Setup of job 101:
==> flow/design.v <==
module ALU(
    input logic CLK,
    input logic RST,
    input logic ACT,
    input logic[3:0]  OP,
    input logic[1:0]  MOVI,
    input logic[31:0] REG_A,
    input logic[31:0] REG_B,
    input logic[31:0] MEM,
    input logic[31:0] IMM,
    output logic[31:0] DATA,
    output logic       RDY,
    output logic       VLD
);
    typedef enum logic [1:0] {
        INIT,
        FIRST_STAGE,
        MUL_FIRST_STAGE,
        MUL_SECOND_STAGE
    } state_type;
    state_type state_curr;
    state_type state_next;
    logic[31:0] operand_A;
    logic[31:0] operand_B;
    logic[31:0] norm_res;
    logic[31:0] norm_reg;
    logic[63:0] mult_res;
    logic       mult_req;
    always_comb begin
        case (state_curr)
            INIT:
                if (ACT) begin
                    if (mult_req)
                        state_next = MUL_FIRST_STAGE;
                    else
                        state_next = FIRST_STAGE;
                end else
                     state_next = INIT;
            FIRST_STAGE:      state_next = INIT;
            MUL_FIRST_STAGE:  state_next = MUL_SECOND_STAGE;
            MUL_SECOND_STAGE: state_next = INIT;
        endcase
    end
    always_ff @(posedge CLK) begin
        if (RST) begin
            state_curr  <= INIT;
        end else begin
            state_curr <= state_next;
            if (state_next == MUL_FIRST_STAGE)
                mult_res <= operand_A * operand_B;
            if (state_next == FIRST_STAGE)
                norm_reg <= norm_res;
        end
    end
    always_comb begin
        case (state_curr)
            INIT:             DATA = 32'b0;
            FIRST_STAGE:      DATA = norm_reg;
            MUL_FIRST_STAGE:  DATA = mult_res[31:0];
            MUL_SECOND_STAGE: DATA = mult_res[63:32];
        endcase
    end
    assign operand_A = REG_A;
    assign VLD = (state_curr != INIT) & ~RST;
    assign RDY = state_curr == INIT;
    always_comb begin
        case (MOVI)
            2'b00:   operand_B = REG_B;
            2'b01:   operand_B = MEM;
            2'b10:   operand_B = IMM;
            default: operand_B = '0;
        endcase
    end
    always_comb begin
        norm_res = 32'b0;
        mult_req = 0;
        if (RDY) begin
            case (OP)
                4'b0000: norm_res = operand_A + operand_B;             
                4'b0001: norm_res = operand_A - operand_B;             
                4'b0010: mult_req = 1;                                 
                4'b0011: norm_res = {1'b0, operand_B[31:1]};           
                4'b0100: norm_res = {operand_B[30:0], 1'b0};           
                4'b0101: norm_res = {operand_B[0], operand_B[31:1]};   
                4'b0110: norm_res = {operand_B[30:0], operand_B[31]};  
                4'b0111: norm_res = ~operand_B;                        
                4'b1000: norm_res = operand_A & operand_B;             
                4'b1001: norm_res = operand_A | operand_B;             
                4'b1010: norm_res = operand_A ^ operand_B;             
                4'b1011: norm_res = ~(operand_A & operand_B);          
                4'b1100: norm_res = ~(operand_A | operand_B);          
                4'b1101: norm_res = ~(operand_A ^ operand_B);          
                4'b1110: norm_res = operand_B + 1;                     
                4'b1111: norm_res = operand_B - 1;                     
            endcase
        end
    end
endmodule
Settings: LEC_CHECK=0, ABC_AREA=1, CAP_MARGIN=20, CORE_MARGIN=2, CORE_UTILIZATION=25, CTS_CLUSTER_DIAMETER=82, GPL_TIMING_DRIVEN=1, MAX_ROUTING_LAYER=met4, PLACE_DENSITY_LB_ADDON=0.21, SLEW_MARGIN=20, TNS_END_PERCENT=40; clock period 8.32 ns.
run.sh (not shown) runs the stock make flow with config.mk's settings and CLKGATE_MAP_FILE=.
Completing all stages was not enough for job 101: its layout failed the final checks because of setup timing.
Inputs modified between job 101 and job 102:
- TNS_END_PERCENT: 40 -> unset
- ABC_AREA: 1 -> unset
- SETUP_SLACK_MARGIN: unset -> 1.67
- CORE_UTILIZATION: 25 -> 60
- PLACE_DENSITY_LB_ADDON: 0.21 -> unset
- CTS_CLUSTER_SIZE: unset -> 59
- CTS_CLUSTER_DIAMETER: 82 -> unset
- GPL_TIMING_DRIVEN: 1 -> unset
- the clock period (ns, I/O delays scaled along): 8.32 -> 5.71
## What came out
[job 102] flow finished | final checks: failed | reasons: setup timing
For job 101, the worst setup path startpoint was MOVI[1], unlike job 102, where it was MOVI[0].
Job 101 has a higher number of placed instances with taps included than job 102.
Job 102 vs job 101: die outline area down by more than half
Summary: area after synthesis, job 102 better than job 101
For job 103, these inputs were changed with respect to job 102:
- removing SETUP_SLACK_MARGIN (formerly 1.67)
- removing MAX_ROUTING_LAYER (formerly met4)
- changing CORE_UTILIZATION from 60 to 19
- removing CTS_CLUSTER_SIZE (formerly 59)
- changing the clock period (ns, I/O delays scaled along) from 5.71 to 10.3
Results
Job 103 finished end to end and its layout was clean on timing, DRC and antenna.
In the flow results for job 103 and job 102, the tally of clock buffers in the finished layout is smaller on job 102.
Job 103 packs its core more loosely than job 102.
Job 103 improves on job 102 in register-to-register slack.
Final design instance area without fill: job 103 and job 102 compared, lower one is job 103
Against job 102, DRC violation total after the first TritonRoute iteration in job 103 fell by more than a quarter.
Die boundary height, job 103 and job 102: smaller value in job 102
Looking at combined global-route utilization of all metal layers, job 103 sits 38 points below job 102.
> inputs changed (job 103 -> job 104)
- putting SETUP_SLACK_MARGIN at 0.93 where nothing was set
- swapping 19 for 72 in CORE_UTILIZATION
- putting CTS_CLUSTER_DIAMETER at 96 where nothing was set
- swapping 10.3 for 5.29 in the clock period (ns, I/O delays scaled along)
==> results <==
Compared with job 103, job 104 shows a lower core footprint.
Compared with job 103, job 104 shows a number of instances in the placed design that is 1907 lower.
Proportion of synthesized flip-flops having asynchronous set or reset: job 103 vs job 104 identical
Number of synthesized flops with an enable pin: job 104 vs job 103 identical
Comparing job 104 against job 103, there is no change at all in chip area in the Yosys report.
Job 103 and job 104: one clean run, job 103; the rest did not finish clean.
Job 104 did not run to completion, as it errored out during 5_1_grt.
Comparing job 104 against job 103, there is no change at all in AND-OR/OR-AND share of the synthesized area.
Relative to job 103, height of the die decreased by 48% in job 104.
Diff job 104 and job 103: minimum setup slack after placement higher in job 103
Job 103 has higher die size than job 104.
### job 104 -> job 105
- CORE_UTILIZATION: 72 -> 60
- MAX_ROUTING_LAYER: unset -> met4
- SETUP_SLACK_MARGIN: 0.93 -> unset
- CTS_CLUSTER_DIAMETER: 96 -> unset
- the clock period (ns, I/O delays scaled along): 5.29 -> 8.26
Findings:
To summarise job 105: no stage aborted, but the layout did not pass its checks, failing on setup timing. | die extent in y | job 105 vs job 104 | 9.4% higher |. Job 105 vs. job 104: chip area estimate from yosys synthesis saw little to no change; fraction of the core area occupied by cells at floorplan saw a decrease. Looking at standard-cell row count, job 105 sits about 10% higher than job 104 does. Number of cells after detailed placement delta (job 105 -> job 104): insignificant. Measured against job 104, the die area of job 105 comes out at 1.20 times the reference value. Job 104 -> job 105: share of synthesized cell area in and, or, nand and nor gates delta 0, exact match. On final RePlAce weighted congestion: between job 105 and job 104, it ends up higher for job 104. Job 104 -> job 105: register area share after synthesis flat. Measured against job 105, the number of gates resized after cts of job 104 comes out at 1.9 times the reference value. Against job 104 as the reference, job 105 delivers a higher worst-case setup slack after placement.
